Design pcie_pio_ctrl, start of the top module:
module pcie_pio_ctrl (
  input          clk,
  input          reset,
  input          tvalid,
  input  [63:0]  tdata,
  output         tready,
  input  [7:0]   tstrb,
  input  [21:0]  tuser,
  input          tlast,
  output [7:0]   cfg_addr,
  output [31:0]  cfg_wr_data,
  output         cfg_rd_cmd,
  output         cfg_wr_cmd,
  input  [31:0]  cfg_rd_data,
  input          cfg_valid,
  output         fifo0_wr_cmd,
  output [131:0] fifo0_wr_data,
  input          fifo0_empty_flag,
  input          fifo0_full_flag,
  input          fifo0_prog_full_flag,
  input          fifo1_full_flag,
  input          fifo1_empty_flag,
  output         fifo1_rd_cmd,
  input  [131:0] fifo1_rd_data,
  input  [7:0]   cfg_bus_number,
  input  [4:0]   cfg_device_number,
  input  [2:0]   cfg_function_number,
  input          lnk_up,
  input          cfg_to_turnoff,
  output         cfg_to_turnoff_ok,
  output         tx_tvalid,
  output [63:0]  tx_tdata,
  input          tx_tready,
  output [7:0]   tx_tstrb,
  output         tx_tlast
);
  wire [7:0]  a4lm_addr;
  wire [31:0] a4lm_wr_data;
  wire        a4lm_wr_cmd, a4lm_rd_cmd;
  wire        req_compl, tlp_enc_ready;
  wire [2:0]  compl_code;
  ...
export LEC_CHECK = 0
export ABC_AREA = 0
export CAP_MARGIN = 40
export CELL_PAD_IN_SITES_DETAIL_PLACEMENT = 1
export CORE_ASPECT_RATIO = 0.56
export CORE_MARGIN = 6
export CORE_UTILIZATION = 40
export CTS_CLUSTER_DIAMETER = 22
export CTS_CLUSTER_SIZE = 18
export GPL_ROUTABILITY_DRIVEN = 0
export GPL_TIMING_DRIVEN = 1
export HOLD_SLACK_MARGIN = 0.04
export MAX_ROUTING_LAYER = met4
export MIN_ROUTING_LAYER = met1
export PLACE_DENSITY_LB_ADDON = 0.23
export SLEW_MARGIN = 20
create_clock -name core_clock -period 10.0 [get_ports {clk}]
run.sh (not shown) runs the stock make flow with config.mk's settings and CLKGATE_MAP_FILE=.
The starting point finished clean.
==> next run, changes <==
ABC_AREA = not set   (was 0)
CAP_MARGIN = 20   (was 40)
CELL_PAD_IN_SITES_DETAIL_PLACEMENT = not set   (was 1)
CORE_ASPECT_RATIO = not set   (was 0.56)
CORE_MARGIN = 2   (was 6)
CTS_CLUSTER_DIAMETER = not set   (was 22)
CTS_CLUSTER_SIZE = 35   (was 18)
GPL_ROUTABILITY_DRIVEN = not set   (was 0)
GPL_TIMING_DRIVEN = not set   (was 1)
HOLD_SLACK_MARGIN = not set   (was 0.04)
MAX_ROUTING_LAYER = not set   (was met4)
MIN_ROUTING_LAYER = not set   (was met1)
PLACE_DENSITY_LB_ADDON = not set   (was 0.23)
clock period = 4.38 ns   (was 10.0 ns; I/O delays follow)
The new run completed with no timing, DRC or antenna violations.
Utilization is lower by 3.7 points.
Clock skew is lower by 14 ps.
Routed wire length came out lower by about 16%.
Sequential power goes up by about 130%.
Synthesized cell count is unchanged.
Final area shrinks by 6.9%.
First-iteration DRC count decreases by 21%.
Hold slack got worse by 6.4 ps.
Clock power grows by about 28%.
==> next run, changes <==
CORE_UTILIZATION = 59   (was 40)
CTS_CLUSTER_SIZE = not set   (was 35)
clock period = 3.27 ns   (was 4.38 ns; I/O delays follow)
After rerunning:
- The new run passed the timing, design-rule and antenna checks
- total power went up by a quarter to a third
- critical path depth shrinks by 1
- design area goes down slightly
- global-route usage increases by 11 points
- final cell count decreases by a little under a tenth
- routed wire length decreases slightly
- synthesized cell count does not change
- setup slack got worse by 760 ps
- clock power rises by a quarter to a third
- area after synthesis is unchanged
==> next run, changes <==
CORE_UTILIZATION = 46   (was 59)
clock period = 5.05 ns   (was 3.27 ns; I/O delays follow)
=> Design area barely changes; cell count climbs by 4.7%; global-route usage drops by 7.8 points; clock-buffer cell count drops by 1; total power drops by 35%; die size climbs by 28%; utilization drops by 16 points; via count drops by 2.6%; worst setup slack improves by 1100 ps; worst hold slack improves by 340 ps; wire length climbs by 1.4%.


run A:
pcie_pio_ctrl again, from the RTL that the note above started with.
make LEC_CHECK=0 CAP_MARGIN=20 CORE_MARGIN=2 CORE_UTILIZATION=72 CTS_CLUSTER_SIZE=96 PLACE_DENSITY=0.95 SETUP_SLACK_MARGIN=0.36 SLEW_MARGIN=20 finish   # period 2.81 ns
Run A: ODB-0269 in global routing -> run aborted
Edits applied to the flow inputs when going from run A to run B:
# run A
export LEC_CHECK = 0
export CAP_MARGIN = 20
export CORE_MARGIN = 2
export CORE_UTILIZATION = 72
export CTS_CLUSTER_SIZE = 96
export PLACE_DENSITY = 0.95
export SETUP_SLACK_MARGIN = 0.36
export SLEW_MARGIN = 20
create_clock -name core_clock -period 2.81 [get_ports {clk}]
# run B
export LEC_CHECK = 0
export ABC_AREA = 1
export CAP_MARGIN = 20
export CORE_MARGIN = 2
export CORE_UTILIZATION = 72
export CTS_CLUSTER_DIAMETER = 400
export PLACE_DENSITY = 0.38
export SETUP_SLACK_MARGIN = 0.44
export SLEW_MARGIN = 20
create_clock -name core_clock -period 2.81 [get_ports {clk}]
==> comparison <==
Run B went all the way through synthesis, placement and routing and the layout is clean on timing, DRC and antenna.
Post-detailed-placement half-perimeter wirelength was lower in run A than in run B.
Per the comparison of run B with run A, row count went up, area of the die has increased, area fraction in and, or, nand and nor cells went up, average cell area after synthesis down about 26%.
| number of buffers inserted by post-CTS setup repair | lower: run B |
Compared with run A, chip area in the Yosys report in run B increased by a few percent.
Modified inputs, run C compared to run B
# run B
export LEC_CHECK = 0
export ABC_AREA = 1
export CAP_MARGIN = 20
export CORE_MARGIN = 2
export CORE_UTILIZATION = 72
export CTS_CLUSTER_DIAMETER = 400
export PLACE_DENSITY = 0.38
export SETUP_SLACK_MARGIN = 0.44
export SLEW_MARGIN = 20
create_clock -name core_clock -period 2.81 [get_ports {clk}]
# run C
export LEC_CHECK = 0
export CAP_MARGIN = 20
export CORE_MARGIN = 2
export CORE_UTILIZATION = 66
export SETUP_SLACK_MARGIN = 0.72
export SLEW_MARGIN = 20
create_clock -name core_clock -period 2.81 [get_ports {clk}]
==> comparison <==
Run C ends up with higher horizontal die dimension than run B does. Standard-cell row count: lower on run B. In run C relative to run B, detailed router's first-iteration violation count had gone down by a few percent. For run B, the critical path endpoint was u_enc.tx_tdata[11], unlike run C, where it was u_rf.rd_data[2].
[inputs] run D vs run C
# run C
export LEC_CHECK = 0
export CAP_MARGIN = 20
export CORE_MARGIN = 2
export CORE_UTILIZATION = 66
export SETUP_SLACK_MARGIN = 0.72
export SLEW_MARGIN = 20
create_clock -name core_clock -period 2.81 [get_ports {clk}]
# run D
export LEC_CHECK = 0
export CAP_MARGIN = 20
export CORE_MARGIN = 2
export CORE_UTILIZATION = 72
export CTS_CLUSTER_DIAMETER = 400
export CTS_CLUSTER_SIZE = 10
export PLACE_DENSITY = 0.39
export SETUP_SLACK_MARGIN = 0.83
export SLEW_MARGIN = 20
create_clock -name core_clock -period 2.81 [get_ports {clk}]
Findings:
Run D did not make it past global routing, where a tool error ended it. Taking run C as the reference, in run D number of placement rows fell by 4, area fraction in full adders, half adders and majority gates shows no meaningful change, number of buffers inserted during clock tree synthesis moved up. Placeable core region sits lower in run D than in run C. Instance area after placement sits lower in run D than in run C. Re post-CTS resize count: run D is 643 up on run C. Total die area | run D below run C. Run D vs. run C: HPWL after detailed placement moved down; weighted congestion at the end of routability-driven global placement moved up.


Starting RTL as in the previous note.
clock: 3.06 ns
lec_check: 0
cap_margin: 20
core_margin: 2
core_utilization: 72
cts_cluster_diameter: 396
cts_cluster_size: 20
setup_slack_margin: 0.41
slew_margin: 20
The starting point completed without violations.
==> next run, changes <==
- CORE_UTILIZATION: 72 -> 58
- CTS_CLUSTER_DIAMETER: 396 -> default
- CTS_CLUSTER_SIZE: 20 -> default
- SETUP_SLACK_MARGIN: 0.41 -> default
- clock period: 3.06 -> 2.95 ns (I/O delays scaled with it)
Outcome:
- combinational power grows by a few percent
- register-to-register slack got worse by 0.30 ns
- core utilization shrinks by 14 points
==> next run, changes <==
- CORE_UTILIZATION: 58 -> 66
- SETUP_SLACK_MARGIN: default -> 0.36
- clock period: 2.95 -> 2.81 ns (I/O delays scaled with it)
What happened: The new run passed the timing, design-rule and antenna checks. Critical path depth climbs by 1. Via count climbs by 4.1%. Final cell count falls by 2.3%. Core utilization came out higher by 11 points. Sequential power is higher by about 5%. Wire length hardly moves. Clock skew is about the same. Die size goes down by 12%. Count of clock-buffer cells in the layout fell by 7.
==> next run, changes <==
- CORE_UTILIZATION: 66 -> 72
- CTS_CLUSTER_SIZE: default -> 14
- SETUP_SLACK_MARGIN: 0.36 -> 0.73
What happened: Now the flow completed, yet does not pass: setup timing. Routed wire length climbs by 38%. Area after synthesis stays the same. Setup slack is worse by 0.95 ns. Final area climbs by 4.0%. Power climbs by 1.7%.


== job 737 ==
Starting RTL as in the previous note.
// pcie_pio_ctrl
module pcie_pio_ctrl (
  input          clk,
  input          reset,
  input          tvalid,
  input  [63:0]  tdata,
  output         tready,
  input  [7:0]   tstrb,
  input  [21:0]  tuser,
  input          tlast,
  output [7:0]   cfg_addr,
  output [31:0]  cfg_wr_data,
  output         cfg_rd_cmd,
  output         cfg_wr_cmd,
  input  [31:0]  cfg_rd_data,
  input          cfg_valid,
  output         fifo0_wr_cmd,
  output [131:0] fifo0_wr_data,
  input          fifo0_empty_flag,
  input          fifo0_full_flag,
  input          fifo0_prog_full_flag,
  input          fifo1_full_flag,
  input          fifo1_empty_flag,
  output         fifo1_rd_cmd,
  input  [131:0] fifo1_rd_data,
  input  [7:0]   cfg_bus_number,
  input  [4:0]   cfg_device_number,
  input  [2:0]   cfg_function_number,
  input          lnk_up,
  input          cfg_to_turnoff,
  output         cfg_to_turnoff_ok,
  output         tx_tvalid,
  output [63:0]  tx_tdata,
  input          tx_tready,
  output [7:0]   tx_tstrb,
  output         tx_tlast
);
  wire [7:0]  a4lm_addr;
  wire [31:0] a4lm_wr_data;
  wire        a4lm_wr_cmd, a4lm_rd_cmd;
  wire        req_compl, tlp_enc_ready;
  wire [2:0]  compl_code;
  wire [2:0]  tenc_tc;
  wire [1:0]  tenc_attr;
  wire [9:0]  tenc_len;
  wire [15:0] tenc_rid;
  wire [7:0]  tenc_tag;
  wire [7:0]  tenc_be;
  wire [12:0] tenc_addr;
  wire [31:0] a4lm_data;
  wire        a4lm_valid;
  wire [1:0]  a4lm_err_code;
  wire        awvalid, awready, wrvalid, wrready, bready, bvalid;
  wire        arvalid, arready, rready, rvalid;
  wire [1:0]  awprot, arprot, bresp;
  wire [7:0]  awaddr, araddr;
  wire [3:0]  wrstrb;
  wire [31:0] wrdata, rdata;
  wire [2:0]  rresp;
  wire        rfwrcmd, rfrdcmd, rf_data_valid, slave_need_rf;
  wire [4:0]  rfrdaddr, rfwraddr;
  wire [31:0] rfwrdata, rfrddata;
  axi_tlp_decoder #(.AXIDATAWIDTH(8)) u_dec (
    .clk(clk), .reset(reset),
    .tvalid(tvalid), .tdata(tdata), .tready(tready), .tstrb(tstrb),
    .tuser(tuser), .tlast(tlast),
    .a4lm_addr(a4lm_addr), .a4lm_wr_data(a4lm_wr_data),
    .a4lm_wr_cmd(a4lm_wr_cmd), .a4lm_rd_cmd(a4lm_rd_cmd),
    .cfg_addr(cfg_addr), .cfg_wr_data(cfg_wr_data),
    .cfg_rd_cmd(cfg_rd_cmd), .cfg_wr_cmd(cfg_wr_cmd),
    .fifo0_wr_cmd(fifo0_wr_cmd), .fifo0_wr_data(fifo0_wr_data),
  ...
make LEC_CHECK=0 ABC_AREA=0 CAP_MARGIN=20 CELL_PAD_IN_SITES_DETAIL_PLACEMENT=0 CORE_ASPECT_RATIO=0.91 CORE_MARGIN=2 CORE_UTILIZATION=70 CTS_CLUSTER_DIAMETER=57 CTS_CLUSTER_SIZE=41 GPL_TIMING_DRIVEN=1 HOLD_SLACK_MARGIN=-0.1 PLACE_DENSITY=0.63 SETUP_SLACK_MARGIN=0.69 SLEW_MARGIN=20 TNS_END_PERCENT=90 finish   # period 2.84 ns
Job 737 completed end to end with timing, DRC and antenna clean.
### job 737 -> job 8931
Settings: a deleted CTS_CLUSTER_DIAMETER that had been 57; a deleted PLACE_DENSITY that had been 0.63; an added PLACE_DENSITY_LB_ADDON of 0.01; a change of CORE_ASPECT_RATIO from 0.91 to 1.67; a deleted CTS_CLUSTER_SIZE that had been 41; a change of CAP_MARGIN from 20 to 25; a change of SETUP_SLACK_MARGIN from 0.69 to 2.21; a change of CORE_UTILIZATION from 70 to 72; a change of the clock period (ns, I/O delays scaled along) from 2.84 to 7.44.
--- outcome ---
Arrival time of data at the critical path endpoint in job 8931 vs job 737: up 2.00 ns. Hold slack (higher): job 8931. Routing usage on met2 ended up 1.3 points higher on job 8931 than on job 737. Job 8931 ends up with a core utilization that is 2.9 points lower than in job 737. Comparing job 8931 and job 737, the lower wire length was measured on job 8931. For job 737, the classification of the worst setup path was reg2reg, unlike job 8931, where it was in2reg. Side by side, worst setup margin turned out higher in job 8931 than in job 737. Between job 8931 and job 737, the clock network latency to the later pin of the worst-skew pair does not differ in any meaningful way. Diff job 737 -> job 8931: area growth from synthesis to layout went down 6.8 points; switching part of the total went down 2.9 points.
[inputs] job 5341 vs job 8931
Settings: changing PLACE_DENSITY_LB_ADDON from 0.01 to 0.02; changing CAP_MARGIN from 25 to 20; changing CORE_UTILIZATION from 72 to 64; removing HOLD_SLACK_MARGIN (formerly -0.1); removing SETUP_SLACK_MARGIN (formerly 2.21); changing the clock period (ns, I/O delays scaled along) from 7.44 to 2.84.
Findings:
- Job 5341 reached the final stage; the timing, design-rule and antenna checks on its layout passed.
- Looking only at number of standard cells in the layout, taps in and fillers out, and setting everything else aside, the higher value of job 5341 and job 8931 goes to job 5341.
- The non-clock buffer count in the final layout in job 8931 is 0.804 times that in job 5341.
- The area taken by multi-input logic gates was comparable across job 5341 and job 8931.
- Comparing job 5341 and job 8931, the higher total power is on job 5341.
- Job 5341 ended with more number of H-tree branching levels than job 8931.
- Relative to job 8931, the global-route wire length before repair of job 5341 is higher by 5000 um.
- Compared to job 8931, job 5341 was floorplanned on a bigger die.
- Job 8931 was smaller in final cell area than job 5341.
- Job 5341 vs job 8931 — largest net degree at the start of global routing dropped 22.
- Compare job 5341 and job 8931 | final worst-path cycle share lower: job 8931
- Job 5341 vs job 8931, endpoint of the most critical setup path: u_enc.buffer[115] vs u_rf.array_reg[0][18]
Relative to job 5341, the following input files were edited for job 1745:
Settings: a deleted PLACE_DENSITY_LB_ADDON that had been 0.02; a deleted CORE_ASPECT_RATIO that had been 1.67; a deleted ABC_AREA that had been 0; a deleted TNS_END_PERCENT that had been 90; a deleted CELL_PAD_IN_SITES_DETAIL_PLACEMENT that had been 0; a change of CORE_UTILIZATION from 64 to 40; a deleted GPL_TIMING_DRIVEN that had been 1; a change of the clock period (ns, I/O delays scaled along) from 2.84 to 5.05.
[summary]
A slowest cell on the critical path of sky130_fd_sc_hd__or4_4 is what job 5341 shows, while sky130_fd_sc_hd__nand2b_1 belongs to job 1745. Looking at class of the worst hold path, the reg2reg result is from job 1745; the in2reg one comes from job 5341. Between job 5341 and job 1745, the wire length of the first global-routing pass is lower for job 5341. Comparing job 5341 and job 1745, well tap count is lower on job 5341. Min width of the chip across job 5341 and job 1745: job 5341. Status | job 5341 and job 1745 | clean. Cmp job 5341 and job 1745 / power in combinational cells / higher: job 5341.
> inputs changed (job 1745 -> job 7443)
Settings: SETUP_SLACK_MARGIN now -0.38, previously not set.
==> results <==
No stage failed in job 7443, and the final checks on the layout all came back clean. The buffer and inverter count on the worst path in job 7443 sits 1 below the value recorded for job 1745. Diff job 1745 -> job 7443 | weighted congestion at the end of routability-driven global placement | down by a few percent. Met1 wire length (lower): job 7443. Job 7443 against job 1745: switching component of the power level, standby leakage power neither gained nor lost much.
The inputs of job 5927 differ from those of job 7443 as listed below.
Settings: SETUP_SLACK_MARGIN removed (was -0.38); CORE_UTILIZATION changed from 40 to 19; the clock period (ns, I/O delays scaled along) changed from 5.05 to 13.8.
==> comparison <==
Compared with job 7443, job 5927 shows power dissipated by switching net loads that has gone down by more than half.
No run among job 5927 and job 7443 stopped early or left any final violation; all are clean.
[compare] base=job 7443 new=job 5927: area taken by flip-flops and latches has remained practically unchanged, share of power burned in combinational logic flat, sequential cell count neither gained nor lost much, clock skew rose 0.090 ns.
Diff job 7443 -> job 5927: share of final layout cell area taken by non-clock buffers decreased 0.56 points; delay contributed by the slowest stage of the critical path up 0.17 ns; die footprint now sits higher.
Relative area change from synthesis to final layout, job 5927 and job 7443, lower one = job 7443.
Going from job 7443 to job 5927, count of clock-buffer cells in the layout shows a reduction of 26, worst setup slack now sits higher.
No activity file was given, so power comes from the tool's default toggle rates.
